north:
// b58_cliky
module b58_cliky
	(
		CLOCK_50,						 
    KEY,
    SW,
    HEX0, HEX1, HEX2, HEX3, HEX4, HEX5, HEX6, HEX7,
		PLOT_X,
		PLOT_Y,
		PLOT_COLOUR,
		PLOT_EN
	);
Size in the first run: ~2600 cells after synthesis, roughly 220 flip-flops, about 91 I/O pins, roughly 0.019 mm² of cells after synthesis.
==> flow/config.mk <==
export PLATFORM = sky130hd
export DESIGN_NAME = b58_cliky
export DESIGN_NICKNAME = b58_cliky
export VERILOG_FILES = /design/flow/design.v
export SDC_FILE = /design/flow/constraint.sdc
export NUM_CORES = 4
export LEC_CHECK = 0
export CAP_MARGIN = 20
export CORE_ASPECT_RATIO = 1.37
export CORE_MARGIN = 2
export CORE_UTILIZATION = 56
export MIN_ROUTING_LAYER = met2
export SLEW_MARGIN = 30
export TNS_END_PERCENT = 20
==> flow/constraint.sdc <==
create_clock -name core_clock -period 16.0 [get_ports {CLOCK_50}]
set_input_delay 3.2000 -clock core_clock [delete_from_list [all_inputs] [get_ports {CLOCK_50}]]
set_output_delay 3.2000 -clock core_clock [all_outputs]
set_load 0.01 [all_outputs]
run.sh (not shown) runs the stock make flow with config.mk's settings and CLKGATE_MAP_FILE=.
[inputs] south vs north
--- a/flow/config.mk
+++ b/flow/config.mk
@@ -7,8 +7,5 @@
 export LEC_CHECK = 0
 export CAP_MARGIN = 20
-export CORE_ASPECT_RATIO = 1.37
 export CORE_MARGIN = 2
-export CORE_UTILIZATION = 56
-export MIN_ROUTING_LAYER = met2
-export SLEW_MARGIN = 30
-export TNS_END_PERCENT = 20
+export CORE_UTILIZATION = 60
+export SLEW_MARGIN = 20
==> flow/constraint.sdc <==
create_clock -name core_clock -period 8.46 [get_ports {CLOCK_50}]
set_input_delay 1.6920 -clock core_clock [delete_from_list [all_inputs] [get_ports {CLOCK_50}]]
set_output_delay 1.6920 -clock core_clock [all_outputs]
set_load 0.01 [all_outputs]
- Run comparison: north launching element of the worst setup path top.d0.score[13]$_SDFF_PN0_; south launching element of the worst setup path top.d0.score[14]$_SDFF_PN0_
- Capture point of the worst path: top.d0.max_count[15]$_SDFF_PN0_ -> south, top.d0.max_count[9]$_SDFF_PN1_ -> north
- south ends up with a setup slack that is 2920 ps lower than in north.
- Completing all stages was not enough for south: its layout failed the final checks because of negative setup slack.
- Relative to north, share of the core filled by cells before placement has gone up in south.
- south consumes more power than north does.
- From north to south the numbers moved as follows: die boundary width climbed 13%; total via count in the routed design dropped 20%; number of buffers created by CTS climbed 1.
- [compare] base=north new=south: number of non-clock buffers in the layout up 410; total wirelength of the detailed-routed design up 5300 µm; clock network fraction of design power down 0.6 points.
- In south, part of the power in combinational logic is higher than in north.
- Looking only at sequential share of layout area, and setting everything else aside, the lower value of south and north goes to south.
Relative to south, the following input files were edited for east:
--- a/flow/config.mk
+++ b/flow/config.mk
@@ -8,4 +8,5 @@
 export CAP_MARGIN = 20
 export CORE_MARGIN = 2
-export CORE_UTILIZATION = 60
+export CORE_UTILIZATION = 40
+export PLACE_DENSITY = 0.6
 export SLEW_MARGIN = 20
==> flow/constraint.sdc <==
create_clock -name core_clock -period 16.0 [get_ports {CLOCK_50}]
set_input_delay 3.2000 -clock core_clock [delete_from_list [all_inputs] [get_ports {CLOCK_50}]]
set_output_delay 3.2000 -clock core_clock [all_outputs]
set_load 0.01 [all_outputs]
Results
east: final instance count without filler cells 213 below south. On sequential cell area in the final layout, south and east are neck and neck. Summary of south and east: one run falls short of a clean finish, namely south. south vs east, critical path's slowest cell: or4_4 vs dfxtp_1. Compared with south, in east minimum clock period rose by 4260 ps, placeable core area increased 0.015 mm².
Setup changes, east to west
--- a/flow/config.mk
+++ b/flow/config.mk
@@ -6,7 +6,9 @@
 export NUM_CORES = 4
 export LEC_CHECK = 0
+export ABC_AREA = 1
 export CAP_MARGIN = 20
 export CORE_MARGIN = 2
-export CORE_UTILIZATION = 40
+export CORE_UTILIZATION = 63
+export CTS_CLUSTER_SIZE = 93
 export PLACE_DENSITY = 0.6
 export SLEW_MARGIN = 20
==> flow/constraint.sdc <==
create_clock -name core_clock -period 8.44 [get_ports {CLOCK_50}]
set_input_delay 1.6880 -clock core_clock [delete_from_list [all_inputs] [get_ports {CLOCK_50}]]
set_output_delay 1.6880 -clock core_clock [all_outputs]
set_load 0.01 [all_outputs]
==> comparison <==
Every run in west and east closed cleanly, with the single exception of west. west completed end to end; final checks failed (negative setup slack). east → west: clock buffer count in the final layout decreased about 13%; combined area of all synthesized cells decreased 1.7%; period utilization increased 38 points. Summary — cell area power density, west relative to east: higher, by about 64%.
Setup changes, west to middle
--- a/flow/config.mk
+++ b/flow/config.mk
@@ -6,9 +6,7 @@
 export NUM_CORES = 4
 export LEC_CHECK = 0
-export ABC_AREA = 1
-export CAP_MARGIN = 20
+export CAP_MARGIN = 0
 export CORE_MARGIN = 2
-export CORE_UTILIZATION = 63
-export CTS_CLUSTER_SIZE = 93
-export PLACE_DENSITY = 0.6
+export CORE_UTILIZATION = 72
+export PLACE_DENSITY = 0.66
 export SLEW_MARGIN = 20
==> flow/constraint.sdc <==
create_clock -name core_clock -period 10.3 [get_ports {CLOCK_50}]
set_input_delay 2.0600 -clock core_clock [delete_from_list [all_inputs] [get_ports {CLOCK_50}]]
set_output_delay 2.0600 -clock core_clock [all_outputs]
set_load 0.01 [all_outputs]
[summary]
- Flow for middle halted at global routing, error code ODB-0269.
- The run showing the greater adder-cell share of the synthesized area is middle.
- Relative to west, middle improves area of the die.
- The dominant non-sequential cell family after synthesis comes out AND-OR/OR-AND gates in one run and simple AND/OR/NAND/NOR gates in the other, namely in middle and west respectively.
- Cell count in the Yosys report: west and middle compared, lower one is middle
- Going from west to middle, summed standard-cell area reported by yosys shows an increase of 1.7%, post-synthesis cell area shows an increase of about 1.7%, post-synthesis cell type count shows an increase of 47.
Power figures rest on the tool's default switching activity, not on a simulated workload.
